## run.sh

```bash
#!/bin/bash
# the make line also repeats each setting of config.mk as NAME=value (left out here)
make -C /OpenROAD-flow-scripts/flow DESIGN_CONFIG=/design/flow/config.mk WORK_HOME=/design/flow/orfs CLKGATE_MAP_FILE= finish
```

## design.v

```verilog
module Control(
    input  [5:0] opcode,
    output reg RegDst, Branch, MemRead, MemtoReg,
    output reg [1:0] ALUOp,
    output reg MemWrite, ALUSrc, RegWrite
);
    always @(*) begin
        case (opcode)
            6'b000000: begin  
                RegDst   = 1;
                ALUSrc   = 0;
                MemtoReg = 0;
                RegWrite = 1;
                MemRead  = 0;
                MemWrite = 0;
                Branch   = 0;
                ALUOp    = 2'b10;
            end
            6'b100011: begin  
                RegDst   = 0;
                ALUSrc   = 1;
                MemtoReg = 1;
                RegWrite = 1;
                MemRead  = 1;
                MemWrite = 0;
                Branch   = 0;
                ALUOp    = 2'b00;
            end
            6'b101011: begin  
                RegDst   = 0;
                ALUSrc   = 1;
                MemtoReg = 0;
                RegWrite = 0;
                MemRead  = 0;
                MemWrite = 1;
                Branch   = 0;
                ALUOp    = 2'b00;
            end
            6'b000100: begin  
                RegDst   = 0;
                ALUSrc   = 0;
                MemtoReg = 0;
                RegWrite = 0;
                MemRead  = 0;
                MemWrite = 0;
                Branch   = 1;
                ALUOp    = 2'b01;
            end
            default: begin
                RegDst   = 0;
                ALUSrc   = 0;
                MemtoReg = 0;
                RegWrite = 0;
                MemRead  = 0;
                MemWrite = 0;
                Branch   = 0;
                ALUOp    = 2'b00;
            end
        endcase
    end
endmodule
module ALUControl(
    input  [1:0] ALUOp,
    input  [5:0] funct,
    output reg [3:0] ALUControl
);
    always @(*) begin
        casex ({ALUOp, funct})
            8'b10_100000: ALUControl = 4'b0010;  
            8'b10_100010: ALUControl = 4'b0110;  
            8'b10_100100: ALUControl = 4'b0000;  
            8'b10_100101: ALUControl = 4'b0001;  
            8'b10_101010: ALUControl = 4'b0111;  
            8'b00_xxxxxx: ALUControl = 4'b0010;  
            8'b01_xxxxxx: ALUControl = 4'b0110;  
            default:      ALUControl = 4'b0000;
        endcase
    end
endmodule
module ALU(
    input  [31:0] A,
    input  [31:0] B,
    input  [3:0]  ALUControl,
    output reg [31:0] Result,
    output Zero
);
    assign Zero = (Result == 0);
    always @(*) begin
        case (ALUControl)
            4'b0010: Result = A + B;            
            4'b0110: Result = A - B;            
            4'b0000: Result = A & B;            
            4'b0001: Result = A | B;            
            4'b0111: Result = (A < B) ? 1 : 0;  
            default: Result = 0;
        endcase
    end
endmodule
`timescale 1ns / 1ps
module Get_Instruction(
    input  [31:0] instruction,
    output [5:0] opcode,
    output reg [4:0] rs,
    output reg [4:0] rt,
    output reg [4:0] rd,
    output reg [4:0] shamt,
    output reg [5:0] funct,
    output reg [15:0] immediate,
    output reg isRtype,
    output reg isItype
);
assign opcode = instruction[31:26];
always @(*) begin
    if (opcode == 6'b000000) begin 
        isRtype   = 1'b1;
        isItype   = 1'b0;
        rs        = instruction[25:21];
        rt        = instruction[20:16];
        rd        = instruction[15:11];
        shamt     = instruction[10:6];
        funct     = instruction[5:0];
        immediate = 16'b0;
    end else begin
        isRtype   = 1'b0;
        isItype   = 1'b1;
        rs        = instruction[25:21];
        rt        = instruction[20:16];
        immediate = instruction[15:0];
        rd        = 5'b0;
        shamt     = 5'b0;
        funct     = 6'b0;
    end
end
endmodule 
`timescale 1ns / 1ps
module getoperands(
    output [31:0] operand1,
    output [31:0] operand2,
    input  [4:0] rs,
    input  [4:0] rt,
    input  [4:0] rd,
    input  [31:0] write_data,
    input  RegDst,
    input  RegWrite,
    input  ALUSrc,           
    input  clk
);
    reg [31:0] registers [0:31];
    wire [4:0] write_reg = (RegDst == 1) ? rd : rt;
    assign operand1 = (rs == 5'd0) ? 32'd0 : registers[rs];
    assign operand2 = (ALUSrc == 1) ? 32'd0 : ((rt == 5'd0) ? 32'd0 : registers[rt]);
    always @(posedge clk) begin
        if (RegWrite && write_reg != 5'd0)
            registers[write_reg] <= write_data;
    end
endmodule
module branch_datapath (
    input  wire [31:0] PC,
    input  wire [31:0] reg1,
    input  wire [31:0] reg2,
    input  wire [15:0] imm,
    input  wire        Branch,
    output wire [31:0] nextPC,
    output wire        Zero,
    output wire        BranchTaken
);
    wire [31:0] PC_plus4;
    wire [31:0] imm_ext;
    wire [31:0] imm_shift;
    wire [31:0] branch_addr;
    wire [31:0] alu_result;
    assign PC_plus4   = PC + 32'd4;
    assign imm_ext    = {{16{imm[15]}}, imm};
    assign imm_shift  = imm_ext << 2;
    assign branch_addr = PC_plus4 + imm_shift;
    assign alu_result = reg1 - reg2;
    assign Zero       = (alu_result == 32'd0);
    assign BranchTaken = Branch & Zero;
    assign nextPC     = BranchTaken ? branch_addr : PC_plus4;
endmodule
module mips_core (
    input  wire        clk,
    input  wire        reset,
    output wire [31:0] imem_addr,
    input  wire [31:0] imem_data,
    output wire [31:0] dmem_addr,
    output wire [31:0] dmem_wdata,
    output wire        dmem_we,
    output wire        dmem_re,
    input  wire [31:0] dmem_rdata
);
    reg  [31:0] PC;
    wire [31:0] nextPC;
    wire [5:0]  opcode, funct;
    wire [4:0]  rs, rt, rd, shamt;
    wire [15:0] immediate;
    wire        isRtype, isItype;
    wire RegDst, Branch, MemRead, MemtoReg, MemWrite, ALUSrc, RegWrite;
    wire [1:0]  ALUOp;
    wire [3:0]  ALUCtl;
    wire [31:0] reg1, reg2, alu_b, alu_result, write_back;
    wire        alu_zero, br_zero, br_taken;
    always @(posedge clk or posedge reset) begin
        if (reset)
            PC <= 32'b0;
        else
            PC <= nextPC;
    end
    assign imem_addr = PC;
    Get_Instruction GI (
        .instruction(imem_data),
        .opcode(opcode),
        .rs(rs),
        .rt(rt),
        .rd(rd),
        .shamt(shamt),
        .funct(funct),
        .immediate(immediate),
        .isRtype(isRtype),
        .isItype(isItype)
    );
    Control CTRL (
        .opcode(opcode),
        .RegDst(RegDst),
        .Branch(Branch),
        .MemRead(MemRead),
        .MemtoReg(MemtoReg),
        .ALUOp(ALUOp),
        .MemWrite(MemWrite),
        .ALUSrc(ALUSrc),
        .RegWrite(RegWrite)
    );
    ALUControl ALUCTRL (
        .ALUOp(ALUOp),
        .funct(funct),
        .ALUControl(ALUCtl)
    );
    getoperands RF (
        .operand1(reg1),
        .operand2(reg2),
        .rs(rs),
        .rt(rt),
        .rd(rd),
        .write_data(write_back),
        .RegDst(RegDst),
        .RegWrite(RegWrite),
        .ALUSrc(1'b0),
        .clk(clk)
    );
    assign alu_b = ALUSrc ? {{16{immediate[15]}}, immediate} : reg2;
    ALU ALU0 (
        .A(reg1),
        .B(alu_b),
        .ALUControl(ALUCtl),
        .Result(alu_result),
        .Zero(alu_zero)
    );
    branch_datapath BD (
        .PC(PC),
        .reg1(reg1),
        .reg2(reg2),
        .imm(immediate),
        .Branch(Branch),
        .nextPC(nextPC),
        .Zero(br_zero),
        .BranchTaken(br_taken)
    );
    assign dmem_addr  = alu_result;
    assign dmem_wdata = reg2;
    assign dmem_we    = MemWrite;
    assign dmem_re    = MemRead;
    assign write_back = MemtoReg ? dmem_rdata : alu_result;
endmodule
```

## constraint.sdc

```tcl
create_clock -name core_clock -period 6.14 [get_ports {clk}]
set_input_delay 1.2280 -clock core_clock [delete_from_list [all_inputs] [get_ports {clk}]]
set_output_delay 1.2280 -clock core_clock [all_outputs]
set_load 0.01 [all_outputs]
```

## config.mk

```make
export PLATFORM = sky130hd
export DESIGN_NAME = mips_core
export DESIGN_NICKNAME = mips_core
export VERILOG_FILES = /design/flow/design.v
export SDC_FILE = /design/flow/constraint.sdc
export NUM_CORES = 4
export LEC_CHECK = 0
export CAP_MARGIN = 20
export CORE_MARGIN = 2
export CORE_UTILIZATION = 58
export CTS_CLUSTER_SIZE = 14
export PLACE_DENSITY = 0.6
export SLEW_MARGIN = 20
```

==> flow_summary.ini, run 1 <==
; yosys + openroad results
[yosys]
synthFlopType = edfxtp_1
ys_area_um2 = 57500
synthDistinctLibCells = 80
yosysTopAreaCellShare_pct = 53.5
ys_seq_share_pct = 54.8
fa_ha_area_share_pct = 3.56
edf_count = 1024
synthAoiAreaFrac_pct = 6.24
top_cells_by_count = 1024 x edfxtp_1, 614 x mux4_2, 188 x nor2_1, 168 x clkbuf_1, 159 x ha_1
syn_inst = 3592
mux_share_pct = 25.9
yosys_cells = 3592
simple_gate_share_pct = 5.77
yosysWarnings = 6
ys_ff = 1054
topCellsByArea = edfxtp_1 53%, mux4_2 24%, ha_1 3.5%
synthesis.area_um2 = 57500
synthArstFlopShare_pct = 2.85
syn_area_per_cell_um2 = 16.0
top_cell = edfxtp_1
synth.largest_area_cell = edfxtp_1
top_logic_kind = multiplexers
xor_area_share_pct = 1.06

[routing]
vias_per_cell = 6.93
first_iter_violations = 6031
remaining_drc_errors = 0
ant_nets = 0
routed_wl_mm = 202
drt-pass1-iter-count = 5
post_drt_wl_per_cell_um = 34.2
vias = 41000

[power_and_ir_drop]
vdd_drop_max_mv = 0.370
p_sw_share_pct = 29.1
intPower_mw = 16.0
powerComb_mw = 6.61
cellLeakagePower_nw = 26.8
top_power_group = sequential cells
pwr-share-clk_pct = 31.5
pwr-share-seq_pct = 39.1
p_clk_mw = 7.11
p_seq_mw = 8.81
switchingPower_mw = 6.56
p_comb_share_pct = 29.3
pwr_density_cell_nw_per_um2 = 305

[grt]
grt_pass1_vias = 41300
antenna_found_initial = 4
grt_max_degree = 49
met2_usage_pct = 61.5
grt_util_met3_pct = 9.88
gr-total-overflow = 0
grt_busiest_layer = met2
gr-usage-met1_pct = 54.4
grt_pass1_wl_mm = 290
grt.total_usage_pct = 40.0

[worst_setup_path]
crit_cells = 23
max_stage_delay_ns = 0.52
ff2ff_path_depth = 28
reg2reg_from = RF.registers[30][0]$_DFFE_PP_
path_buffers = 4
r2r_slack_ns = 0.10
cp.required_ns = 4.91
critPathArrivalTime_ns = 6.24
cp_cell_sequence = buf_8 > buf_12 > buf_16 > mux4_2 > mux4_2 > nand2_2 > a21o_1 > o21ai_2 > ha_1 > a21o_1 > a21oi_2 > nor2_1 > a21o_1 > or4_4 > o22ai_4 > o21ai_2 > a21oi_2 > o21ai_2 > a221o_1 > a21o_1 > a211o_1 > a31oi_4 > buf_6
end_kind = primary output
path_delay_family = AND-OR/OR-AND gates
crit_type = in -> out
start_kind = input pin
worstSetupStartpoint = imem_data[17]
cp_slowest_cell = mux4_2
critPathMaxFanout = 20
cpMostUsedCell = a21o_1
worstReg2RegEnd = RF.registers[13][20]$_DFFE_PP_
endpoint = dmem_addr[31]

[floorplan]
fp-utilization_pct = 58.5
row_count = 115
fp.dieW_um = 319
core_area_um2 = 98300
io-pin-count = 164
die_h_um = 319
die-area_um2 = 102000

[placed_design]
dp_slack_ns = -2.12
numPlacedInstances = 5607
io_buffers = 161
dp_hpwl_mm = 128
place.gp.congestion = 0.954

[cts]
cts.sinks = 1054
clockRootBuffer = clkbuf_16
cts_tree = yes
clk_pin_slew_worst_paths_ns = 0.06
clock_path_buffers = 3
cts_max_level = 3
cts-buffers-inserted = 107
insertion_delay_ns = 0.74
postCtsHoldBufs = 0

[final_timing]
min_period_over_period_pct = 122
final_hold_viol_count = 0
min_period_ns = 7.47
finalSetupViolCount = 304
maxSlewHeadroom_pct = 20.9
rsz0062_at_grt = true
fmax_mhz = 134
finClkSkew_ns = 0.0660
tightest_slew_ns = 1.18
slew_viol_final = 0
fin_ws_ns = -1.33

[min_path]
hp-class = reg -> reg
hold_start = PC[31]$_DFF_PP0_
hold_depth = 2
hold_end = PC[31]$_DFF_PP0_

[final_layout]
fillers = 5787
area.combinational_um2 = 26100
stdcell_count = 5914
area_growth_pct = 28.4
layout.nets = 4762
regArea_um2 = 31500

[outcome]
so_faults = negative setup slack
status = complete, but fails checks

[job]
warnings = 99
cap_viol_max_count = 0
cell type report:
cell class                 instances  share of cell area, %
antenna                            4                 0.0136
clock buffer                     118                   3.68
clock inverter                    80                   1.47
inverter                         157                  0.798
multi-input combinational       2183                   35.3
sequential                      1054                   42.7
tap                             1287                   2.18
timing repair buffer            1031                   13.9
routing by layer:
metal,vias to the layer above,routed length [um]
met3,574,26900
li1,16500,-
met4,2,11200
met1,20900,70900
met2,2977,93000
met5,-,12
repair_timing:
action	in CTS	in global routing
gates resized	306	129
gates cloned	15	2
pin swaps	93	116
endpoints found under the setup margin	486	563
buffers inserted	60	46
metrics by stage:
stage | setup TNS, ns | cell area, um2 | utilization (%) | hold WS (ns) | power [mW]
4_1_cts | -37.34 | 72900 | 74.2 | 0.635 | 22.1
2_1_floorplan | -469.78 | 58200 | - | 0.630 | 11.7
3_5_place_dp | -755.68 | 67500 | 68.7 | 0.623 | 14.7
3_3_place_gp | -698.53 | 67500 | 68.7 | 0.611 | 14.6
5_1_grt | -116.84 | 73800 | 75.1 | 0.663 | 23.2
6_report | -59.38 | 73800 | 75.1 | 0.642 | 22.5
==> inputs of run 2 (changes only) <==
Settings changed: ABC_AREA from default to 1, CAP_MARGIN 20 to 40, CELL_PAD_IN_SITES_DETAIL_PLACEMENT from default to 2, CELL_PAD_IN_SITES_GLOBAL_PLACEMENT from default to 1, CORE_MARGIN 2 to 6, CORE_UTILIZATION 58 to 68, CTS_CLUSTER_DIAMETER from default to 330, CTS_CLUSTER_SIZE 14 to default, GPL_ROUTABILITY_DRIVEN from default to 1, GPL_TIMING_DRIVEN from default to 0, MIN_ROUTING_LAYER from default to met2, PLACE_DENSITY 0.6 to default, PLACE_DENSITY_LB_ADDON from default to 0.05, SETUP_SLACK_MARGIN from default to 1.92, TNS_END_PERCENT from default to 90.
Clock period 6.14 ns to 11.0 ns, I/O delays scaled along.
==> flow_summary.ini, run 2 <==
; yosys + openroad results
[outcome]
status = aborted with a tool error
haltStage = 3_1_place_gp_skip_io
error = [ERROR FLW-0024] Place density exceeds 1.0 (current PLACE_DENSITY_LB_ADDON =  0.05). Please check if the value of  PLACE_DENSITY_LB_ADDON is between 0 and 0.99.

[yosys]
ys_seq_share_pct = 52.0
synth.largest_area_cell = edfxtp_1
top_cells_by_count = 1220 x nor2_1, 1132 x o21ai_0, 1024 x edfxtp_1, 752 x nand2_1, 424 x nand3_1
synthDistinctLibCells = 62
top_logic_kind = AND-OR/OR-AND gates
yosys_cells = 6789
mux_share_pct = 0
fa_ha_area_share_pct = 3.39
ys_area_um2 = 60500
yosysWarnings = 6
synthAoiAreaFrac_pct = 20.6
synthFlopType = edfxtp_1
yosysTopAreaCellShare_pct = 50.8
edf_count = 1024
top_cell = nor2_1
synthesis.area_um2 = 60500
syn_area_per_cell_um2 = 8.92
xor_area_share_pct = 0.767
simple_gate_share_pct = 17.4
syn_inst = 6789
topCellsByArea = edfxtp_1 51%, o21ai_0 9.4%, nor2_1 7.6%
synthArstFlopShare_pct = 2.85
ys_ff = 1054

[floorplan]
core_area_um2 = 87400
fp.dieW_um = 310
die_h_um = 310
fp-utilization_pct = 69.2
die-area_um2 = 96300
row_count = 108
==> inputs of run 3 (changes only) <==
Settings changed: ABC_AREA 1 to default, CAP_MARGIN 40 to 20, CELL_PAD_IN_SITES_DETAIL_PLACEMENT 2 to default, CELL_PAD_IN_SITES_GLOBAL_PLACEMENT 1 to default, CORE_ASPECT_RATIO from default to 0.55, CORE_MARGIN 6 to 2, CORE_UTILIZATION 68 to 64, CTS_CLUSTER_DIAMETER 330 to default, CTS_CLUSTER_SIZE from default to 52, GPL_ROUTABILITY_DRIVEN 1 to default, GPL_TIMING_DRIVEN 0 to default, MIN_ROUTING_LAYER met2 to default, PLACE_DENSITY_LB_ADDON 0.05 to 0.04, SETUP_SLACK_MARGIN 1.92 to 1.3, TNS_END_PERCENT 90 to default.
Clock period 11.0 ns to 5.47 ns, I/O delays scaled along.
==> flow_summary.ini, run 3 <==
; yosys + openroad results
[cts]
clock_path_buffers = 3
clk_pin_slew_worst_paths_ns = 0.07
clockRootBuffer = clkbuf_16
insertion_delay_ns = 0.76
cts-buffers-inserted = 93
cts_tree = yes
postCtsHoldBufs = 0
cts.sinks = 1054
cts_max_level = 3

[routing]
first_iter_violations = 10200
vias = 47300
post_drt_wl_per_cell_um = 42.6
remaining_drc_errors = 0
routed_wl_mm = 252
ant_nets = 0
vias_per_cell = 8.01
drt-pass1-iter-count = 10

[yosys]
synthesis.area_um2 = 57500
top_cells_by_count = 1024 x edfxtp_1, 614 x mux4_2, 188 x nor2_1, 168 x clkbuf_1, 159 x ha_1
top_logic_kind = multiplexers
synthAoiAreaFrac_pct = 6.24
yosysWarnings = 6
yosysTopAreaCellShare_pct = 53.5
syn_area_per_cell_um2 = 16.0
ys_ff = 1054
synthFlopType = edfxtp_1
edf_count = 1024
yosys_cells = 3592
top_cell = edfxtp_1
ys_seq_share_pct = 54.8
synthDistinctLibCells = 80
ys_area_um2 = 57500
syn_inst = 3592
simple_gate_share_pct = 5.77
mux_share_pct = 25.9
topCellsByArea = edfxtp_1 53%, mux4_2 24%, ha_1 3.5%
fa_ha_area_share_pct = 3.56
synthArstFlopShare_pct = 2.85
xor_area_share_pct = 1.06
synth.largest_area_cell = edfxtp_1

[power_and_ir_drop]
switchingPower_mw = 8.32
intPower_mw = 16.9
pwr_density_cell_nw_per_um2 = 340
p_sw_share_pct = 33.0
vdd_drop_max_mv = 0.374
pwr-share-clk_pct = 28.2
powerComb_mw = 8.24
pwr-share-seq_pct = 39.2
cellLeakagePower_nw = 27.1
top_power_group = sequential cells
p_comb_share_pct = 32.6
p_seq_mw = 9.90
p_clk_mw = 7.12

[min_path]
hp-class = reg -> reg
hold_depth = 2
hold_start = PC[31]$_DFF_PP0_
hold_end = PC[31]$_DFF_PP0_

[floorplan]
fp.dieW_um = 408
row_count = 81
fp-utilization_pct = 64.6
die_h_um = 226
die-area_um2 = 92400
io-pin-count = 164
core_area_um2 = 89000

[placed_design]
io_buffers = 161
dp_hpwl_mm = 143
numPlacedInstances = 5541
place.gp.congestion = 1.03

[grt]
grt_pass1_wl_mm = 331
grt_max_degree = 49
antenna_found_initial = 13
grt.total_usage_pct = 51.4
grt_pass1_vias = 45600
gr-total-overflow = 0

[worst_setup_path]
critPathArrivalTime_ns = 6.22
crit_cells = 25
path_delay_family = AND-OR/OR-AND gates
worstSetupStartpoint = imem_data[22]
crit_type = in -> out
cpMostUsedCell = buf_4
cp_slowest_cell = mux4_2
cp.required_ns = 4.38
ff2ff_path_depth = 24
r2r_slack_ns = -0.78
worstReg2RegEnd = PC[29]$_DFF_PP0_
max_stage_delay_ns = 0.50
start_kind = input pin
reg2reg_from = RF.registers[0][7]$_DFFE_PP_
path_buffers = 7
critPathMaxFanout = 10
end_kind = primary output
endpoint = dmem_addr[31]

[final_timing]
min_period_over_period_pct = 134
fin_ws_ns = -1.85
final_hold_viol_count = 0
rsz0062_at_grt = true
tightest_slew_ns = 1.35
slew_viol_final = 0
fmax_mhz = 137
finClkSkew_ns = 0.0599
tns_ns = -408.12
maxSlewHeadroom_pct = 9.80
min_period_ns = 7.32
finalSetupViolCount = 798

[final_layout]
layout.nets = 4849
fillers = 4012
stdcell_count = 5911
area_growth_pct = 29.3
regArea_um2 = 31500
area.combinational_um2 = 26600

[job]
warnings = 97
cap_viol_max_count = 0

[outcome]
status = complete, but fails checks
so_faults = negative setup slack
-- run 3: area by class of cell --
cell class                 instances  area share [%]
antenna                            8          0.0269
timing repair buffer            1130            15.0
inverter                         157           0.793
multi-input combinational       2185            35.8
tap                             1203            2.02
clock buffer                     110            3.22
sequential                      1054            42.4
clock inverter                    64           0.769
-- run 3: repair_timing --
action                     in CTS  in global routing
setup endpoints to repair    1119               1339
resized                       394                160
buffers inserted               85                 71
gates cloned                   11                 21
pin swaps                     142                 98
-- run 3: metal layers --
metal / vias to the layer above / part of all wire (%) / GRT usage (%)
li1: 16800 / - / -
met1: 22500 / 30 / 66.0
met2: 6081 / 40 / 71.2
met3: 1943 / 21 / 24.8
met4: 22 / 9.4 / 31.3
met5: - / 0.14 / 0
-- run 3: per-stage QoR --
step	total power, mW	utilization, %	hold slack, ns	setup WS (ns)	area, um2
6_report	25.3	83.5	0.640	-1.85	74300
5_1_grt	25.5	83.5	0.647	-1.88	74300
2_1_floorplan	13.2	-	0.630	-1.75	58200
3_5_place_dp	16.5	75.7	0.613	-2.43	67400
4_1_cts	23.8	81.5	0.632	-1.62	72500
3_3_place_gp	16.3	75.7	0.627	-2.43	67400
==> inputs of run 4 (changes only) <==
Settings changed: CORE_ASPECT_RATIO 0.55 to default, CORE_UTILIZATION 64 to 61, CTS_CLUSTER_SIZE 52 to 57, PLACE_DENSITY from default to 0.6, PLACE_DENSITY_LB_ADDON 0.04 to default.
==> flow_summary.ini, run 4 <==
; yosys + openroad results
[worst_setup_path]
crit_cells = 20
cp.required_ns = 4.38
path_delay_family = AND-OR/OR-AND gates
worstSetupStartpoint = imem_data[17]
critPathMaxFanout = 32
crit_type = in -> out
max_stage_delay_ns = 0.49
reg2reg_from = RF.registers[15][0]$_DFFE_PP_
path_buffers = 5
start_kind = input pin
end_kind = primary output
r2r_slack_ns = -0.71
endpoint = dmem_addr[31]
ff2ff_path_depth = 29
cp_slowest_cell = mux4_2
critPathArrivalTime_ns = 6.40
worstReg2RegEnd = RF.registers[18][26]$_DFFE_PP_
cp_cell_sequence = buf_12 > buf_12 > buf_4 > mux4_2 > mux4_2 > nand2_1 > a21o_1 > o21ai_0 > ha_1 > buf_4 > and2_1 > nand4_1 > o21ai_2 > a21oi_2 > o21ai_2 > a221o_1 > a21o_1 > a211o_1 > a31oi_4 > buf_6

[min_path]
hold_depth = 2
hold_start = PC[31]$_DFF_PP0_
hp-class = reg -> reg
hold_end = PC[31]$_DFF_PP0_

[yosys]
yosysTopAreaCellShare_pct = 53.5
synthesis.area_um2 = 57500
fa_ha_area_share_pct = 3.56
yosys_cells = 3592
top_logic_kind = multiplexers
simple_gate_share_pct = 5.77
ys_area_um2 = 57500
xor_area_share_pct = 1.06
syn_area_per_cell_um2 = 16.0
top_cells_by_count = 1024 x edfxtp_1, 614 x mux4_2, 188 x nor2_1, 168 x clkbuf_1, 159 x ha_1
synthArstFlopShare_pct = 2.85
edf_count = 1024
ys_ff = 1054
mux_share_pct = 25.9
synth.largest_area_cell = edfxtp_1
yosysWarnings = 6
synthFlopType = edfxtp_1
syn_inst = 3592
top_cell = edfxtp_1
synthAoiAreaFrac_pct = 6.24
topCellsByArea = edfxtp_1 53%, mux4_2 24%, ha_1 3.5%
ys_seq_share_pct = 54.8
synthDistinctLibCells = 80

[job]
warnings = 100
cap_viol_max_count = 0

[final_layout]
fin_util_pct = 80.8
layout.nets = 4891
area_growth_pct = 31.1

[final_timing]
rsz0062_at_grt = true
min_period_ns = 7.49
final_hold_viol_count = 0
fin_ws_ns = -2.02
slew_viol_final = 0
fmax_mhz = 133
maxSlewHeadroom_pct = 24.4
finalSetupViolCount = 801
min_period_over_period_pct = 137
tightest_slew_ns = 1.13
finClkSkew_ns = 0.0608
tns_ns = -543.15

[routing]
post_drt_wl_per_cell_um = 41.9
routed_wl_mm = 252
drt-pass1-iter-count = 10
first_iter_violations = 8883
vias_per_cell = 7.80
vias = 46900
ant_nets = 0
remaining_drc_errors = 0

[cts]
insertion_delay_ns = 0.76
cts_tree = yes
cts_max_level = 3
clk_pin_slew_worst_paths_ns = 0.06
clock_path_buffers = 3
cts-buffers-inserted = 105
cts.sinks = 1054
postCtsHoldBufs = 0
clockRootBuffer = clkbuf_16

[floorplan]
die_h_um = 311
core_area_um2 = 93300
io-pin-count = 164
die-area_um2 = 96700
row_count = 112
fp-utilization_pct = 61.6
fp.dieW_um = 311

[grt]
grt.total_usage_pct = 49.4
grt_pass1_wl_mm = 337
grt_max_degree = 42
gr-total-overflow = 0
antenna_found_initial = 10
grt_pass1_vias = 46100

[power_and_ir_drop]
powerComb_mw = 8.27
intPower_mw = 17.6
pwr_density_cell_nw_per_um2 = 345
vdd_drop_max_mv = 0.510
pwr-share-clk_pct = 30.1
p_comb_share_pct = 31.8
switchingPower_mw = 8.38
p_seq_mw = 9.90
cellLeakagePower_nw = 27.6
p_sw_share_pct = 32.2
top_power_group = sequential cells
pwr-share-seq_pct = 38.1
p_clk_mw = 7.83

[placed_design]
io_buffers = 161
dp_hpwl_mm = 137
place.gp.congestion = 0.989

[outcome]
status = complete, but fails checks
so_faults = negative setup slack
[run 4: area by class of cell]
cell class                 instances  area [um2]
tap                             1254        1570
timing repair buffer            1156       11800
fill                            4549       18000
clock buffer                     125        2700
multi-input combinational       2189       26500
sequential                      1054       31500
clock inverter                    66         679
antenna                           12        30.0
inverter                         157         596
[run 4: timing repair]
action | in CTS | in global routing
endpoints found under the setup margin | 1119 | 1249
hold endpoints to repair | 0 | 0
gates resized | 442 | 132
pin swaps | 152 | 119
setup buffers | 100 | 55
gates cloned | 18 | 18
[run 4: metrics by stage]
| stage | hold WS [ns] | cell area [um2] | setup WS (ns) | total power, mW | std cells |
|---|---|---|---|---|---|
| 2_1_floorplan | 0.630 | 58200 | -1.75 | 13.2 | 3625 |
| 3_3_place_gp | 0.604 | 67800 | -2.45 | 16.4 | 5619 |
| 3_5_place_dp | 0.622 | 67800 | -2.45 | 16.5 | 5619 |
| 4_1_cts | 0.640 | 74000 | -1.62 | 24.6 | 5928 |
| 5_1_grt | 0.668 | 75300 | -1.98 | 26.3 | 6003 |
| 6_report | 0.634 | 75400 | -2.02 | 26.0 | 6013 |
[run 4: metal layers]
| metal | global-route usage, % | routed length (um) |
|---|---|---|
| met1 | 58.2 | 72200 |
| met5 | 0.346 | 399 |
| met4 | 34.6 | 26600 |
| met3 | 22.3 | 45600 |
| met2 | 72.7 | 107000 |
==> inputs of run 5 (changes only) <==
Settings changed: ABC_AREA from default to 0, CAP_MARGIN 20 to 15, CELL_PAD_IN_SITES_DETAIL_PLACEMENT from default to 2, CORE_ASPECT_RATIO from default to 1.68, CORE_MARGIN 2 to 10, CORE_UTILIZATION 61 to 46, CTS_CLUSTER_DIAMETER from default to 44, CTS_CLUSTER_SIZE 57 to default, GPL_TIMING_DRIVEN from default to 0, HOLD_SLACK_MARGIN from default to 0.02, MAX_ROUTING_LAYER from default to met4, MIN_ROUTING_LAYER from default to met2, PLACE_DENSITY 0.6 to default, PLACE_DENSITY_LB_ADDON from default to 0.21, SETUP_SLACK_MARGIN 1.3 to default, SLEW_MARGIN 20 to 40, TNS_END_PERCENT from default to 15.
Clock period 5.47 ns to 10.0 ns, I/O delays scaled along.
==> flow_summary.ini, run 5 <==
; yosys + openroad results
[outcome]
status = aborted with a tool error
haltStage = 5_1_grt
error = [ERROR GRT-0116] Global routing finished with congestion. Check the congestion regions in the DRC Viewer.

[yosys]
synth.largest_area_cell = edfxtp_1
yosys_cells = 3592
synthAoiAreaFrac_pct = 6.24
simple_gate_share_pct = 5.77
ys_ff = 1054
synthesis.area_um2 = 57500
syn_inst = 3592
yosysTopAreaCellShare_pct = 53.5
top_cells_by_count = 1024 x edfxtp_1, 614 x mux4_2, 188 x nor2_1, 168 x clkbuf_1, 159 x ha_1
syn_area_per_cell_um2 = 16.0
synthArstFlopShare_pct = 2.85
synthFlopType = edfxtp_1
mux_share_pct = 25.9
top_cell = edfxtp_1
ys_area_um2 = 57500
synthDistinctLibCells = 80
fa_ha_area_share_pct = 3.56
xor_area_share_pct = 1.06
top_logic_kind = multiplexers
yosysWarnings = 6
edf_count = 1024
ys_seq_share_pct = 54.8
topCellsByArea = edfxtp_1 53%, mux4_2 24%, ha_1 3.5%

[floorplan]
row_count = 168
fp-utilization_pct = 46.2
io-pin-count = 164
core_area_um2 = 124000
die-area_um2 = 140000
fp.dieW_um = 293
die_h_um = 478

[cts]
cts.sinks = 1054
cts-buffers-inserted = 112
cts_max_level = 3
postCtsHoldBufs = 0
clock_path_buffers = 3
clockRootBuffer = clkbuf_16

[grt]
gr-total-overflow = 5
grt.total_usage_pct = 71.5

[placed_design]
dpl-instance-area_um2 = 64300
place.gp.congestion = 1.05
dp_hpwl_mm = 194
numPlacedInstances = 5512
io_buffers = 157
run 5: stage by stage:
stage	setup WS (ns)	total power, mW
after detailed placement	-4.69	8.59
after floorplan	-0.00547	7.15
after CTS	-0.0762	13.2
after global placement	-5.90	8.36
run 5: what timing repair did:
| item | in CTS |
|---|---|
| pin swaps | 58 |
| gates resized | 535 |
| setup buffers | 76 |
| endpoints found under the hold margin | 0 |
| setup endpoints to repair | 926 |
run 5: layer usage:
metal / overflow / track usage [%]
met1: - / -
met2: 0 / 77.4
met3: 4 / 74.5
met4: 1 / 53.8
met5: - / -
==> inputs of run 6 (changes only) <==
Settings changed: ABC_AREA 0 to 1, CAP_MARGIN 15 to 40, CELL_PAD_IN_SITES_GLOBAL_PLACEMENT from default to 2, CORE_ASPECT_RATIO 1.68 to default, CORE_MARGIN 10 to 6, CORE_UTILIZATION 46 to 68, CTS_CLUSTER_DIAMETER 44 to 330, GPL_ROUTABILITY_DRIVEN from default to 1, HOLD_SLACK_MARGIN 0.02 to 0.25, MAX_ROUTING_LAYER met4 to default, PLACE_DENSITY_LB_ADDON 0.21 to 0.05, SETUP_SLACK_MARGIN from default to 1.92, SLEW_MARGIN 40 to 20, TNS_END_PERCENT 15 to 30.
Clock period 10.0 ns to 11.0 ns, I/O delays scaled along.
==> flow_summary.ini, run 6 <==
; yosys + openroad results
[floorplan]
fp.dieW_um = 310
row_count = 108
core_area_um2 = 87400
die_h_um = 310
fp-utilization_pct = 69.2
die-area_um2 = 96300

[yosys]
top_logic_kind = AND-OR/OR-AND gates
simple_gate_share_pct = 17.4
fa_ha_area_share_pct = 3.39
synthesis.area_um2 = 60500
synthAoiAreaFrac_pct = 20.6
edf_count = 1024
synthArstFlopShare_pct = 2.85
ys_seq_share_pct = 52.0
yosysTopAreaCellShare_pct = 50.8
top_cells_by_count = 1220 x nor2_1, 1132 x o21ai_0, 1024 x edfxtp_1, 752 x nand2_1, 424 x nand3_1
syn_area_per_cell_um2 = 8.92
synthDistinctLibCells = 62
ys_area_um2 = 60500
synth.largest_area_cell = edfxtp_1
syn_inst = 6789
yosysWarnings = 6
top_cell = nor2_1
xor_area_share_pct = 0.767
synthFlopType = edfxtp_1
topCellsByArea = edfxtp_1 51%, o21ai_0 9.4%, nor2_1 7.6%
mux_share_pct = 0
yosys_cells = 6789
ys_ff = 1054

[outcome]
status = aborted with a tool error
error = [ERROR FLW-0024] Place density exceeds 1.0 (current PLACE_DENSITY_LB_ADDON =  0.05). Please check if the value of  PLACE_DENSITY_LB_ADDON is between 0 and 0.99.
haltStage = 3_1_place_gp_skip_io
==> inputs of run 7 (changes only) <==
Settings changed: ABC_AREA 1 to default, CAP_MARGIN 40 to 20, CELL_PAD_IN_SITES_DETAIL_PLACEMENT 2 to default, CELL_PAD_IN_SITES_GLOBAL_PLACEMENT 2 to default, CORE_MARGIN 6 to 2, CORE_UTILIZATION 68 to 66, CTS_CLUSTER_DIAMETER 330 to default, CTS_CLUSTER_SIZE from default to 51, GPL_ROUTABILITY_DRIVEN 1 to 0, GPL_TIMING_DRIVEN 0 to 1, HOLD_SLACK_MARGIN 0.25 to default, MIN_ROUTING_LAYER met2 to met1, SETUP_SLACK_MARGIN 1.92 to 1.4, TNS_END_PERCENT 30 to 90.
Clock period 11.0 ns to 5.52 ns, I/O delays scaled along.
==> flow_summary.ini, run 7 <==
; yosys + openroad results
[final_layout]
layout.nets = 4813
fillers = 3644
area_growth_pct = 28.1
fin_area_um2 = 73700

[power_and_ir_drop]
top_power_group = sequential cells
p_comb_share_pct = 29.9
pwr-share-seq_pct = 39.2
p_clk_mw = 7.71
intPower_mw = 17.2
pwr-share-clk_pct = 30.8
powerComb_mw = 7.49
vdd_drop_max_mv = 0.493
cellLeakagePower_nw = 27.0
p_total_mw = 25.0
p_sw_share_pct = 31.4
p_seq_mw = 9.82
pwr_density_cell_nw_per_um2 = 340
switchingPower_mw = 7.87

[yosys]
synthAoiAreaFrac_pct = 6.24
edf_count = 1024
ys_seq_share_pct = 54.8
ys_ff = 1054
synthesis.area_um2 = 57500
synthFlopType = edfxtp_1
topCellsByArea = edfxtp_1 53%, mux4_2 24%, ha_1 3.5%
synthDistinctLibCells = 80
synthArstFlopShare_pct = 2.85
syn_area_per_cell_um2 = 16.0
top_cells_by_count = 1024 x edfxtp_1, 614 x mux4_2, 188 x nor2_1, 168 x clkbuf_1, 159 x ha_1
syn_inst = 3592
fa_ha_area_share_pct = 3.56
yosysWarnings = 6
yosysTopAreaCellShare_pct = 53.5
ys_area_um2 = 57500
yosys_cells = 3592
simple_gate_share_pct = 5.77
top_logic_kind = multiplexers
top_cell = edfxtp_1
xor_area_share_pct = 1.06
mux_share_pct = 25.9
synth.largest_area_cell = edfxtp_1

[worst_setup_path]
max_stage_delay_ns = 0.41
r2r_slack_ns = -0.66
ff2ff_path_depth = 27
crit_cells = 26
endpoint = dmem_addr[31]
path_buffers = 7
critPathArrivalTime_ns = 6.33
start_kind = input pin
path_delay_family = AND-OR/OR-AND gates
cp.required_ns = 4.42
critPathMaxFanout = 9
reg2reg_from = RF.registers[23][0]$_DFFE_PP_
crit_type = in -> out
cp_slowest_cell = a311oi_1
worstReg2RegEnd = RF.registers[24][28]$_DFFE_PP_
worstSetupStartpoint = imem_data[16]
end_kind = primary output

[cts]
insertion_delay_ns = 0.75
cts_max_level = 3
clk_pin_slew_worst_paths_ns = 0.06
cts-buffers-inserted = 103
postCtsHoldBufs = 0
clock_path_buffers = 3
clockRootBuffer = clkbuf_16
cts.sinks = 1054
cts_tree = yes

[grt]
grt_util_met3_pct = 22.4
gr-total-overflow = 0
antenna_found_initial = 12
grt.total_usage_pct = 50.2
met2_usage_pct = 73.5
gr-usage-met1_pct = 59.8
grt_pass1_vias = 45000
grt_busiest_layer = met2
grt_max_degree = 37
grt_pass1_wl_mm = 318

[job]
warnings = 96
cap_viol_max_count = 0

[routing]
drt-pass1-iter-count = 10
remaining_drc_errors = 0
routed_wl_mm = 235
first_iter_violations = 8187
vias_per_cell = 7.86
vias = 45900
post_drt_wl_per_cell_um = 40.3
ant_nets = 0

[floorplan]
fp.dieW_um = 299
core_area_um2 = 86600
die-area_um2 = 89500
fp-utilization_pct = 66.4
die_h_um = 299
row_count = 108
io-pin-count = 164

[outcome]
status = complete, but fails checks
so_faults = negative setup slack

[final_timing]
final_hold_viol_count = 0
finClkSkew_ns = 0.0622
tightest_slew_ns = 1.21
maxSlewHeadroom_pct = 19.2
min_period_ns = 7.43
min_period_over_period_pct = 135
finalSetupViolCount = 830
slew_viol_final = 0
rsz0062_at_grt = true
fin_ws_ns = -1.91
fmax_mhz = 135

[placed_design]
io_buffers = 161
dpl-instance-area_um2 = 67500
dp_slack_ns = -2.30
dp_hpwl_mm = 131

[min_path]
hold_start = PC[31]$_DFF_PP0_
hold_depth = 2
hold_end = PC[31]$_DFF_PP0_
hp-class = reg -> reg
run 7: repair_timing:
| item | CTS | global route |
|---|---|---|
| resized | 285 | 130 |
| setup endpoints to repair | 1152 | 1454 |
| setup buffers | 60 | 52 |
| endpoints found under the hold margin | 0 | 0 |
| pin swaps | 88 | 75 |
| gates cloned | 13 | 6 |
run 7: area by class of cell:
type                            instances  area [um2]  share of cell area [%]
Clock buffer                          124        2660                    3.61
Antenna cell                            6        15.0                  0.0204
Sequential cell                      1054       31500                    42.8
Tap cell                             1155        1450                    1.96
Inverter                              157         589                   0.800
Timing Repair Buffer                 1086       10600                    14.4
Clock inverter                         68         777                    1.05
Multi-Input combinational cell       2183       26000                    35.4
run 7: routing by layer:
| metal | routed length [um] | vias to the layer above |
|---|---|---|
| met5 | 365 | - |
| met2 | 100000 | 5506 |
| li1 | - | 16600 |
| met4 | 24300 | 16 |
| met1 | 66200 | 21900 |
| met3 | 44000 | 1776 |
run 7: stage by stage:
stage          setup TNS [ns]  utilization, %  std cells  hold slack (ns)
3_5_place_dp         -1093.33            78.0       5504            0.618
6_report              -533.99            85.0       5833            0.635
2_1_floorplan         -905.19               -       3625            0.630
4_1_cts               -272.27            83.7       5769            0.634
5_1_grt               -578.28            85.0       5827            0.670
3_3_place_gp          -957.91            78.0       5504            0.598
==> inputs of run 8 (changes only) <==
Settings changed: CORE_UTILIZATION 66 to 22, CTS_CLUSTER_SIZE 51 to default, GPL_TIMING_DRIVEN 1 to default, MIN_ROUTING_LAYER met1 to default, PLACE_DENSITY_LB_ADDON 0.05 to 0.04, SETUP_SLACK_MARGIN 1.4 to 0.69, TNS_END_PERCENT 90 to 15.
Clock period 5.52 ns to 5.49 ns, I/O delays scaled along.
==> flow_summary.ini, run 8 <==
; yosys + openroad results
[outcome]
status = complete, but fails checks
so_faults = negative setup slack

[routing]
vias = 39500
ant_nets = 0
routed_wl_mm = 263
drt-pass1-iter-count = 6
vias_per_cell = 4.76
post_drt_wl_per_cell_um = 31.6
remaining_drc_errors = 0
first_iter_violations = 3366

[yosys]
yosys_cells = 3592
ys_area_um2 = 57500
synthDistinctLibCells = 80
yosysTopAreaCellShare_pct = 53.5
syn_area_per_cell_um2 = 16.0
top_logic_kind = multiplexers
yosysWarnings = 6
fa_ha_area_share_pct = 3.56
synthesis.area_um2 = 57500
ys_seq_share_pct = 54.8
mux_share_pct = 25.9
edf_count = 1024
top_cell = edfxtp_1
simple_gate_share_pct = 5.77
topCellsByArea = edfxtp_1 53%, mux4_2 24%, ha_1 3.5%
synthFlopType = edfxtp_1
synth.largest_area_cell = edfxtp_1
top_cells_by_count = 1024 x edfxtp_1, 614 x mux4_2, 188 x nor2_1, 168 x clkbuf_1, 159 x ha_1
synthArstFlopShare_pct = 2.85
synthAoiAreaFrac_pct = 6.24
xor_area_share_pct = 1.06
syn_inst = 3592
ys_ff = 1054

[final_timing]
slew_viol_final = 0
final_hold_viol_count = 0
tightest_slew_ns = 1.18
maxSlewHeadroom_pct = 20.8
fin_ws_ns = -1.79
min_period_ns = 7.28
finalSetupViolCount = 702
finClkSkew_ns = 0.0545
rsz0062_at_grt = true
tns_ns = -370.27
fmax_mhz = 137
min_period_over_period_pct = 133

[worst_setup_path]
worstReg2RegEnd = PC[23]$_DFF_PP0_
critPathMaxFanout = 14
start_kind = input pin
reg2reg_from = RF.registers[2][10]$_DFFE_PP_
max_stage_delay_ns = 0.43
cp.required_ns = 4.39
path_delay_family = buffers and inverters
critPathArrivalTime_ns = 6.18
ff2ff_path_depth = 30
endpoint = dmem_addr[26]
cp_slowest_cell = a311o_1
worstSetupStartpoint = imem_data[17]
path_buffers = 12
crit_type = in -> out
end_kind = primary output
crit_cells = 27
r2r_slack_ns = -0.78

[floorplan]
die-area_um2 = 265000
fp-utilization_pct = 22.1
core_area_um2 = 260000
row_count = 187
die_h_um = 515
fp.dieW_um = 515
io-pin-count = 164

[job]
cap_viol_max_count = 0
warnings = 96

[grt]
grt_pass1_wl_mm = 352
gr-total-overflow = 0
grt.total_usage_pct = 19.5
antenna_found_initial = 26
grt_max_degree = 37
grt_pass1_vias = 41200

[final_layout]
fin_area_um2 = 80200
layout.nets = 5018
stdcell_count = 8307
area_growth_pct = 39.5
fin_util_pct = 30.9
fillers = 25700

[placed_design]
numPlacedInstances = 7885
io_buffers = 161
dpl-instance-area_um2 = 72000
dp_hpwl_mm = 178

[power_and_ir_drop]
pwr_density_cell_nw_per_um2 = 332
intPower_mw = 18.4
cellLeakagePower_nw = 28.7
p_clk_mw = 8.63
p_sw_share_pct = 30.8
powerComb_mw = 8.16
p_seq_mw = 9.85
vdd_drop_max_mv = 0.331
p_total_mw = 26.6
switchingPower_mw = 8.19
top_power_group = sequential cells
pwr-share-clk_pct = 32.4
pwr-share-seq_pct = 37.0
p_comb_share_pct = 30.6

[cts]
clockRootBuffer = clkbuf_16
cts_tree = yes
insertion_delay_ns = 0.80
cts-buffers-inserted = 135
clk_pin_slew_worst_paths_ns = 0.05
cts_max_level = 4
clock_path_buffers = 3
cts.sinks = 1054

[min_path]
hold_start = PC[31]$_DFF_PP0_
hold_depth = 2
hp-class = reg -> reg
hold_end = PC[31]$_DFF_PP0_
[run 8: metal layers]
layer	track usage (%)	share of wire, %	vias to the layer above
li1	-	-	17100
met1	27.8	47	21200
met2	30.6	46	1017
met3	3.36	4.9	262
met4	4.45	2.2	6
met5	0	0.014	-
[run 8: layout make-up]
type | count | area (um2) | share of cell area [%]
Multi-Input combinational cell | 2182 | 26600 | 33.2
Tap cell | 3402 | 4260 | 5.31
Antenna cell | 6 | 15.0 | 0.0187
Sequential cell | 1054 | 31500 | 39.3
Inverter | 157 | 594 | 0.741
Clock inverter | 79 | 728 | 0.908
Timing Repair Buffer | 1260 | 13000 | 16.2
Clock buffer | 167 | 3540 | 4.41
[run 8: stage by stage]
stage                     hold WS [ns]  setup WS, ns
after global placement           0.586         -2.85
after floorplan                  0.630         -1.74
after CTS                        0.598         -1.91
final                            0.594         -1.79
after detailed placement         0.587         -2.88
after global routing             0.619         -1.92
[run 8: repair_timing]
item | 4_1_cts | 5_1_grt
setup endpoints to repair | 988 | 981
endpoints found under the hold margin | 0 | 0
hold buffers | 0 | 0
resized | 436 | 133
cloned | 11 | 10
pin swaps | 132 | 93
setup buffers | 93 | 56
==> inputs of run 9 (changes only) <==
Settings changed: ABC_AREA from default to 0, CORE_UTILIZATION 22 to 72, CTS_CLUSTER_DIAMETER from default to 356, CTS_CLUSTER_SIZE from default to 32, GPL_ROUTABILITY_DRIVEN 0 to default, SETUP_SLACK_MARGIN 0.69 to 1.24, TNS_END_PERCENT 15 to default.
Clock period 5.49 ns to 4.18 ns, I/O delays scaled along.
==> flow_summary.ini, run 9 <==
; yosys + openroad results
[yosys]
syn_area_per_cell_um2 = 16.0
synth.largest_area_cell = edfxtp_1
top_logic_kind = multiplexers
mux_share_pct = 25.9
synthesis.area_um2 = 57500
yosysTopAreaCellShare_pct = 53.5
ys_seq_share_pct = 54.8
yosysWarnings = 6
synthDistinctLibCells = 80
yosys_cells = 3592
xor_area_share_pct = 1.06
top_cell = edfxtp_1
top_cells_by_count = 1024 x edfxtp_1, 614 x mux4_2, 188 x nor2_1, 168 x clkbuf_1, 159 x ha_1
synthAoiAreaFrac_pct = 6.24
ys_ff = 1054
fa_ha_area_share_pct = 3.56
synthArstFlopShare_pct = 2.85
edf_count = 1024
syn_inst = 3592
topCellsByArea = edfxtp_1 53%, mux4_2 24%, ha_1 3.5%
synthFlopType = edfxtp_1
simple_gate_share_pct = 5.77
ys_area_um2 = 57500

[placed_design]
io_buffers = 161
dp_slack_ns = -3.46
dp_hpwl_mm = 155
place.gp.congestion = 1.05

[floorplan]
core_area_um2 = 79000
row_count = 103
die-area_um2 = 82100
fp-utilization_pct = 72.8
io-pin-count = 164
die_h_um = 287
fp.dieW_um = 287

[outcome]
status = aborted with a tool error
error = [ERROR DPL-0033] detailed placement checks failed during check placement.
haltStage = 4_1_cts
## run 9: per-stage QoR
stage	hold slack [ns]	power (mW)	area (um2)	instances
3_3_place_gp	0.608	21.2	68000	5444
2_1_floorplan	0.630	17.3	58400	3625
3_5_place_dp	0.626	21.8	68000	5444
==> inputs of run 10 (changes only) <==
Settings changed: ABC_AREA 0 to 1, CORE_UTILIZATION 72 to 65, CTS_CLUSTER_DIAMETER 356 to default, CTS_CLUSTER_SIZE 32 to default, PLACE_DENSITY from default to 0.6, PLACE_DENSITY_LB_ADDON 0.04 to default, SETUP_SLACK_MARGIN 1.24 to 0.66.
Clock period 4.18 ns to 4.46 ns, I/O delays scaled along.
==> flow_summary.ini, run 10 <==
; yosys + openroad results
[outcome]
status = aborted with a tool error
haltStage = 5_1_grt
error = [ERROR GRT-0232] Routing congestion too high. Check the congestion heatmap in the GUI.

[yosys]
yosysTopAreaCellShare_pct = 50.8
top_logic_kind = AND-OR/OR-AND gates
ys_area_um2 = 60500
edf_count = 1024
yosys_cells = 6789
yosysWarnings = 6
synthDistinctLibCells = 62
top_cells_by_count = 1220 x nor2_1, 1132 x o21ai_0, 1024 x edfxtp_1, 752 x nand2_1, 424 x nand3_1
simple_gate_share_pct = 17.4
mux_share_pct = 0
synthAoiAreaFrac_pct = 20.6
syn_area_per_cell_um2 = 8.92
top_cell = nor2_1
fa_ha_area_share_pct = 3.39
ys_ff = 1054
synthFlopType = edfxtp_1
ys_seq_share_pct = 52.0
syn_inst = 6789
synth.largest_area_cell = edfxtp_1
synthArstFlopShare_pct = 2.85
topCellsByArea = edfxtp_1 51%, o21ai_0 9.4%, nor2_1 7.6%
synthesis.area_um2 = 60500
xor_area_share_pct = 0.767

[placed_design]
io_buffers = 161
dpl-instance-area_um2 = 74100
dp_slack_ns = -2.08
dp_hpwl_mm = 175
place.gp.congestion = 1.04

[floorplan]
core_area_um2 = 91900
io-pin-count = 164
die-area_um2 = 95600
row_count = 111
die_h_um = 309
fp-utilization_pct = 65.8
fp.dieW_um = 309

[grt]
grt.total_usage_pct = 81.0
gr-total-overflow = 100

[cts]
postCtsHoldBufs = 0
clockRootBuffer = clkbuf_16
cts_max_level = 3
cts-buffers-inserted = 103
cts.sinks = 1054
clock_path_buffers = 3
[run 10: what timing repair did]
action | 4_1_cts
gates resized | 610
buffers inserted | 109
pin swaps | 147
endpoints found under the setup margin | 1050
cloned | 30
[run 10: routing by layer]
layer / overflow / GRT usage [%]
met5: 1 / 51.5
met4: 44 / 76.7
met3: 3 / 71.4
met2: 46 / 92.7
met1: 6 / 81.7
[run 10: per-stage QoR]
step / util [%] / TNS (ns) / hold slack (ns) / cells
after floorplan: - / -379.47 / 0.617 / 6822
after global placement: 80.6 / -868.98 / 0.647 / 8997
after detailed placement: 80.6 / -944.73 / 0.658 / 8997
after CTS: 87.9 / -148.27 / 0.672 / 9326
==> inputs of run 11 (changes only) <==
Settings changed: ABC_AREA 1 to default, CORE_UTILIZATION 65 to 58, PLACE_DENSITY 0.6 to default, SETUP_SLACK_MARGIN 0.66 to default.
Clock period 4.46 ns to 5.47 ns, I/O delays scaled along.
==> flow_summary.ini, run 11 <==
; yosys + openroad results
[floorplan]
die-area_um2 = 102000
io-pin-count = 164
fp.dieW_um = 319
core_area_um2 = 98300
row_count = 115
fp-utilization_pct = 58.5
die_h_um = 319

[routing]
ant_nets = 0
remaining_drc_errors = 0
vias_per_cell = 6.94
first_iter_violations = 5646
insertedDiodeCount = 0
vias = 41700
drt-pass1-iter-count = 6
routed_wl_mm = 208
post_drt_wl_per_cell_um = 34.7

[final_timing]
slew_viol_final = 0
fin_ws_ns = -1.73
finalSetupViolCount = 769
maxSlewHeadroom_pct = 3.01
final_hold_viol_count = 0
hold_ws_ns = 0.620
tightest_slew_ns = 1.45
finClkSkew_ns = 0.0871
fmax_mhz = 139
rsz0062_at_grt = true
min_period_ns = 7.20
min_period_over_period_pct = 132

[job]
warnings = 99
cap_viol_max_count = 0

[yosys]
synth.largest_area_cell = edfxtp_1
synthArstFlopShare_pct = 2.85
top_cell = edfxtp_1
ys_area_um2 = 57500
ys_ff = 1054
syn_inst = 3592
topCellsByArea = edfxtp_1 53%, mux4_2 24%, ha_1 3.5%
synthesis.area_um2 = 57500
synthFlopType = edfxtp_1
yosysTopAreaCellShare_pct = 53.5
yosysWarnings = 6
edf_count = 1024
synthAoiAreaFrac_pct = 6.24
syn_area_per_cell_um2 = 16.0
synthDistinctLibCells = 80
mux_share_pct = 25.9
fa_ha_area_share_pct = 3.56
yosys_cells = 3592
xor_area_share_pct = 1.06
simple_gate_share_pct = 5.77
top_cells_by_count = 1024 x edfxtp_1, 614 x mux4_2, 188 x nor2_1, 168 x clkbuf_1, 159 x ha_1
ys_seq_share_pct = 54.8
top_logic_kind = multiplexers

[final_layout]
layout.nets = 4850
fin_util_pct = 75.8
area_growth_pct = 29.6

[worst_setup_path]
max_stage_delay_ns = 0.54
cp.required_ns = 4.38
path_buffers = 8
crit_cells = 26
r2r_slack_ns = -0.54
crit_type = in -> out
reg2reg_from = RF.registers[24][3]$_DFFE_PP_
start_kind = input pin
worstReg2RegEnd = RF.registers[18][26]$_DFFE_PP_
path_delay_family = AND-OR/OR-AND gates
end_kind = primary output
critPathMaxFanout = 7
worstSetupStartpoint = imem_data[16]
cp_slowest_cell = mux4_2
critPathArrivalTime_ns = 6.10
ff2ff_path_depth = 27
endpoint = dmem_addr[26]

[power_and_ir_drop]
p_total_mw = 25.1
p_sw_share_pct = 29.6
powerComb_mw = 7.60
switchingPower_mw = 7.44
pwr-share-clk_pct = 30.4
intPower_mw = 17.7
pwr-share-seq_pct = 39.4
pwr_density_cell_nw_per_um2 = 337
vdd_drop_max_mv = 0.461
p_seq_mw = 9.88
top_power_group = sequential cells
p_comb_share_pct = 30.3
cellLeakagePower_nw = 27.3
p_clk_mw = 7.62

[grt]
grt_busiest_layer = met2
grt_util_met3_pct = 11.1
gr-usage-met1_pct = 53.2
grt_pass1_vias = 41900
gr-total-overflow = 0
grt_pass1_wl_mm = 290
grt.total_usage_pct = 40.1
antenna_found_initial = 3
met2_usage_pct = 61.1
grt_max_degree = 59

[min_path]
hp-class = reg -> reg
hold_start = PC[31]$_DFF_PP0_
hold_end = PC[31]$_DFF_PP0_
hold_depth = 2

[placed_design]
dp_slack_ns = -2.40
place.gp.congestion = 0.984
dp_hpwl_mm = 135
io_buffers = 161

[outcome]
so_faults = negative setup slack
status = complete, but fails checks

[cts]
cts_max_level = 3
insertion_delay_ns = 0.74
cts.sinks = 1054
clockRootBuffer = clkbuf_16
cts_tree = yes
clk_pin_slew_worst_paths_ns = 0.06
cts-buffers-inserted = 105
clock_path_buffers = 3
## run 11: layer usage
metal	vias to the layer above	wire [um]
met2	3261	94000
met4	6	15100
li1	16800	-
met1	20900	70100
met3	712	28700
met5	-	163
## run 11: what timing repair did
action / 4_1_cts / 5_1_grt
endpoints found under the setup margin: 801 / 834
cloned: 6 / 22
gates resized: 319 / 155
buffers inserted: 69 / 60
hold buffers: 0 / 0
pin swaps: 121 / 96
## run 11: per-stage QoR
stage / instances / TNS, ns / instance area (um2)
floorplan: 3625 / -995.29 / 58200
CTS: 5930 / -346.66 / 73000
finish: 6000 / -362.07 / 74500
detailed placement: 5663 / -1204.83 / 67900
global route: 6000 / -483.68 / 74500
global placement: 5663 / -1152.45 / 67900
## run 11: cell type report
cell class	instances	area (um2)
timing repair buffer	1108	10700
inverter	157	593
fill	5734	23800
multi-input combinational	2196	26400
clock buffer	115	2690
tap	1287	1610
sequential	1054	31500
clock inverter	83	951
==> inputs of run 12 (changes only) <==
Settings changed: CORE_UTILIZATION 58 to 72, CTS_CLUSTER_DIAMETER from default to 356, CTS_CLUSTER_SIZE from default to 32, SETUP_SLACK_MARGIN from default to -0.42.
Clock period 5.47 ns to 4.28 ns, I/O delays scaled along.
==> flow_summary.ini, run 12 <==
; yosys + openroad results
[outcome]
status = aborted with a tool error
haltStage = 5_1_grt
error = [ERROR GRT-0116] Global routing finished with congestion. Check the congestion regions in the DRC Viewer.

[grt]
gr-total-overflow = 171
grt.total_usage_pct = 80.1

[yosys]
xor_area_share_pct = 1.06
synthFlopType = edfxtp_1
synthArstFlopShare_pct = 2.85
yosysTopAreaCellShare_pct = 53.5
synth.largest_area_cell = edfxtp_1
mux_share_pct = 25.9
simple_gate_share_pct = 5.77
ys_seq_share_pct = 54.8
top_cells_by_count = 1024 x edfxtp_1, 614 x mux4_2, 188 x nor2_1, 168 x clkbuf_1, 159 x ha_1
syn_area_per_cell_um2 = 16.0
top_cell = edfxtp_1
topCellsByArea = edfxtp_1 53%, mux4_2 24%, ha_1 3.5%
synthesis.area_um2 = 57500
synthAoiAreaFrac_pct = 6.24
top_logic_kind = multiplexers
edf_count = 1024
yosysWarnings = 6
fa_ha_area_share_pct = 3.56
yosys_cells = 3592
syn_inst = 3592
ys_ff = 1054
ys_area_um2 = 57500
synthDistinctLibCells = 80

[placed_design]
dpl-instance-area_um2 = 67900
io_buffers = 161
numPlacedInstances = 5442
dp_slack_ns = -3.23
place.gp.congestion = 1.01
dp_hpwl_mm = 152

[floorplan]
io-pin-count = 164
fp.dieW_um = 287
die_h_um = 287
fp-utilization_pct = 72.8
row_count = 103
core_area_um2 = 79000
die-area_um2 = 82100

[cts]
clock_path_buffers = 3
cts-buffers-inserted = 38
postCtsHoldBufs = 0
clockRootBuffer = clkbuf_16
cts_max_level = 2
cts.sinks = 1054
[run 12: metal layers]
layer	overflow	GRT usage [%]
met1	4	81.6
met2	84	92.7
met3	7	68.8
met4	74	77.5
met5	2	39.5
[run 12: repair_timing]
action,CTS
endpoints found under the setup margin,972
buffers inserted,101
pin swaps,138
resized,362
gates cloned,18
==> inputs of run 13 (changes only) <==
Settings changed: ABC_AREA from default to 0, HOLD_SLACK_MARGIN from default to -0.08, PLACE_DENSITY from default to 0.44.
Clock period 4.28 ns to 4.0 ns, I/O delays scaled along.
==> flow_summary.ini, run 13 <==
; yosys + openroad results
[outcome]
status = aborted with a tool error
haltStage = 5_1_grt
error = [ERROR GRT-0116] Global routing finished with congestion. Check the congestion regions in the DRC Viewer.

[placed_design]
io_buffers = 161
place.gp.congestion = 1.07
dpl-instance-area_um2 = 68300
dp_slack_ns = -3.42
dp_hpwl_mm = 158

[yosys]
simple_gate_share_pct = 5.77
topCellsByArea = edfxtp_1 53%, mux4_2 24%, ha_1 3.5%
ys_area_um2 = 57500
mux_share_pct = 25.9
xor_area_share_pct = 1.06
top_cells_by_count = 1024 x edfxtp_1, 614 x mux4_2, 188 x nor2_1, 168 x clkbuf_1, 159 x ha_1
yosysTopAreaCellShare_pct = 53.5
edf_count = 1024
synthesis.area_um2 = 57500
yosysWarnings = 6
top_cell = edfxtp_1
top_logic_kind = multiplexers
synthArstFlopShare_pct = 2.85
ys_seq_share_pct = 54.8
yosys_cells = 3592
syn_inst = 3592
ys_ff = 1054
synthAoiAreaFrac_pct = 6.24
fa_ha_area_share_pct = 3.56
synthDistinctLibCells = 80
synthFlopType = edfxtp_1
syn_area_per_cell_um2 = 16.0
synth.largest_area_cell = edfxtp_1

[floorplan]
die-area_um2 = 82100
row_count = 103
io-pin-count = 164
fp.dieW_um = 287
die_h_um = 287
fp-utilization_pct = 72.8
core_area_um2 = 79000

[cts]
clockRootBuffer = clkbuf_16
cts_max_level = 2
clock_path_buffers = 3
cts.sinks = 1054
postCtsHoldBufs = 0
cts-buffers-inserted = 38

[grt]
gr-total-overflow = 115
grt.total_usage_pct = 80.2
run 13: through the flow:
| step | utilization (%) | std cells |
|---|---|---|
| floorplan | - | 3625 |
| detailed placement | 86.5 | 5450 |
| CTS | 89.5 | 5577 |
| global placement | 86.5 | 5450 |
run 13: timing repair:
item	4_1_cts
pin swaps	81
gates cloned	6
gates resized	215
endpoints found under the setup margin	1073
buffers inserted	75
run 13: routing by layer:
metal | GRT usage [%] | overflow
met1 | 80.8 | 0
met3 | 70.5 | 6
met5 | 41.9 | 1
met4 | 76.5 | 61
met2 | 92.7 | 47
==> inputs of run 14 (changes only) <==
Settings changed: CAP_MARGIN 20 to 35, CELL_PAD_IN_SITES_DETAIL_PLACEMENT from default to 2, CELL_PAD_IN_SITES_GLOBAL_PLACEMENT from default to 2, CORE_ASPECT_RATIO from default to 1.79, CORE_MARGIN 2 to 7, CORE_UTILIZATION 72 to 68, CTS_CLUSTER_DIAMETER 356 to 330, CTS_CLUSTER_SIZE 32 to default, GPL_ROUTABILITY_DRIVEN from default to 1, GPL_TIMING_DRIVEN from default to 0, HOLD_SLACK_MARGIN -0.08 to 0.25, MIN_ROUTING_LAYER from default to met1, PLACE_DENSITY 0.44 to default, PLACE_DENSITY_LB_ADDON from default to 0.18, SETUP_SLACK_MARGIN -0.42 to 1.92, SLEW_MARGIN 20 to 40, TNS_END_PERCENT from default to 30.
Clock period 4.0 ns to 12.3 ns, I/O delays scaled along.
==> flow_summary.ini, run 14 <==
; yosys + openroad results
[outcome]
status = aborted with a tool error
haltStage = 3_1_place_gp_skip_io
error = [ERROR FLW-0024] Place density exceeds 1.0 (current PLACE_DENSITY_LB_ADDON =  0.18). Please check if the value of  PLACE_DENSITY_LB_ADDON is between 0 and 0.99.

[floorplan]
die-area_um2 = 93300
die_h_um = 403
row_count = 142
core_area_um2 = 83700
fp.dieW_um = 231
fp-utilization_pct = 68.7

[yosys]
ys_seq_share_pct = 54.8
edf_count = 1024
xor_area_share_pct = 1.06
top_logic_kind = multiplexers
synthesis.area_um2 = 57500
synthFlopType = edfxtp_1
yosysTopAreaCellShare_pct = 53.5
synthAoiAreaFrac_pct = 6.24
simple_gate_share_pct = 5.77
fa_ha_area_share_pct = 3.56
syn_inst = 3592
synthArstFlopShare_pct = 2.85
mux_share_pct = 25.9
top_cell = edfxtp_1
yosysWarnings = 6
synth.largest_area_cell = edfxtp_1
syn_area_per_cell_um2 = 16.0
yosys_cells = 3592
ys_area_um2 = 57500
topCellsByArea = edfxtp_1 53%, mux4_2 24%, ha_1 3.5%
ys_ff = 1054
synthDistinctLibCells = 80
top_cells_by_count = 1024 x edfxtp_1, 614 x mux4_2, 188 x nor2_1, 168 x clkbuf_1, 159 x ha_1
==> inputs of run 15 (changes only) <==
Settings changed: ABC_AREA 0 to default, CAP_MARGIN 35 to 20, CELL_PAD_IN_SITES_DETAIL_PLACEMENT 2 to default, CELL_PAD_IN_SITES_GLOBAL_PLACEMENT 2 to default, CORE_ASPECT_RATIO 1.79 to default, CORE_MARGIN 7 to 2, CORE_UTILIZATION 68 to 70, CTS_CLUSTER_DIAMETER 330 to default, GPL_ROUTABILITY_DRIVEN 1 to default, GPL_TIMING_DRIVEN 0 to default, HOLD_SLACK_MARGIN 0.25 to default, MIN_ROUTING_LAYER met1 to default, PLACE_DENSITY_LB_ADDON 0.18 to default, SETUP_SLACK_MARGIN 1.92 to -0.42, SLEW_MARGIN 40 to 20, TNS_END_PERCENT 30 to default.
Clock period 12.3 ns to 4.28 ns, I/O delays scaled along.
==> flow_summary.ini, run 15 <==
; yosys + openroad results
[outcome]
status = aborted with a tool error
haltStage = 5_1_grt
error = [ERROR GRT-0116] Global routing finished with congestion. Check the congestion regions in the DRC Viewer.

[yosys]
fa_ha_area_share_pct = 3.56
xor_area_share_pct = 1.06
synthAoiAreaFrac_pct = 6.24
edf_count = 1024
mux_share_pct = 25.9
yosysTopAreaCellShare_pct = 53.5
ys_seq_share_pct = 54.8
top_cells_by_count = 1024 x edfxtp_1, 614 x mux4_2, 188 x nor2_1, 168 x clkbuf_1, 159 x ha_1
simple_gate_share_pct = 5.77
synth.largest_area_cell = edfxtp_1
syn_inst = 3592
top_cell = edfxtp_1
yosys_cells = 3592
ys_area_um2 = 57500
top_logic_kind = multiplexers
synthFlopType = edfxtp_1
synthArstFlopShare_pct = 2.85
syn_area_per_cell_um2 = 16.0
topCellsByArea = edfxtp_1 53%, mux4_2 24%, ha_1 3.5%
ys_ff = 1054
synthDistinctLibCells = 80
synthesis.area_um2 = 57500
yosysWarnings = 6

[cts]
cts.sinks = 1054
cts_max_level = 3
cts-buffers-inserted = 102
postCtsHoldBufs = 0
clock_path_buffers = 3
clockRootBuffer = clkbuf_16

[grt]
gr-total-overflow = 560
grt.total_usage_pct = 88.0

[floorplan]
die_h_um = 291
row_count = 105
die-area_um2 = 84500
core_area_um2 = 81700
fp-utilization_pct = 70.4
io-pin-count = 164
fp.dieW_um = 291

[placed_design]
io_buffers = 161
dpl-instance-area_um2 = 68000
numPlacedInstances = 5471
place.gp.congestion = 1.03
dp_hpwl_mm = 152
run 15: metrics by stage:
step                      worst slack (ns)  utilization, %
after floorplan                      -2.52               -
after detailed placement             -3.50            83.2
after CTS                            -2.50            90.0
after global placement               -3.13            83.2
run 15: timing repair:
action	4_1_cts
pin swaps	126
hold endpoints to repair	0
endpoints found under the setup margin	970
cloned	10
resized	380
buffers inserted	89
run 15: metal layers:
layer  GRT usage [%]  overflow
met5            60.7         6
met4            86.1       181
met3            81.9        86
met2            96.2       194
met1            88.2        93
Power and IR drop assume default switching activity.
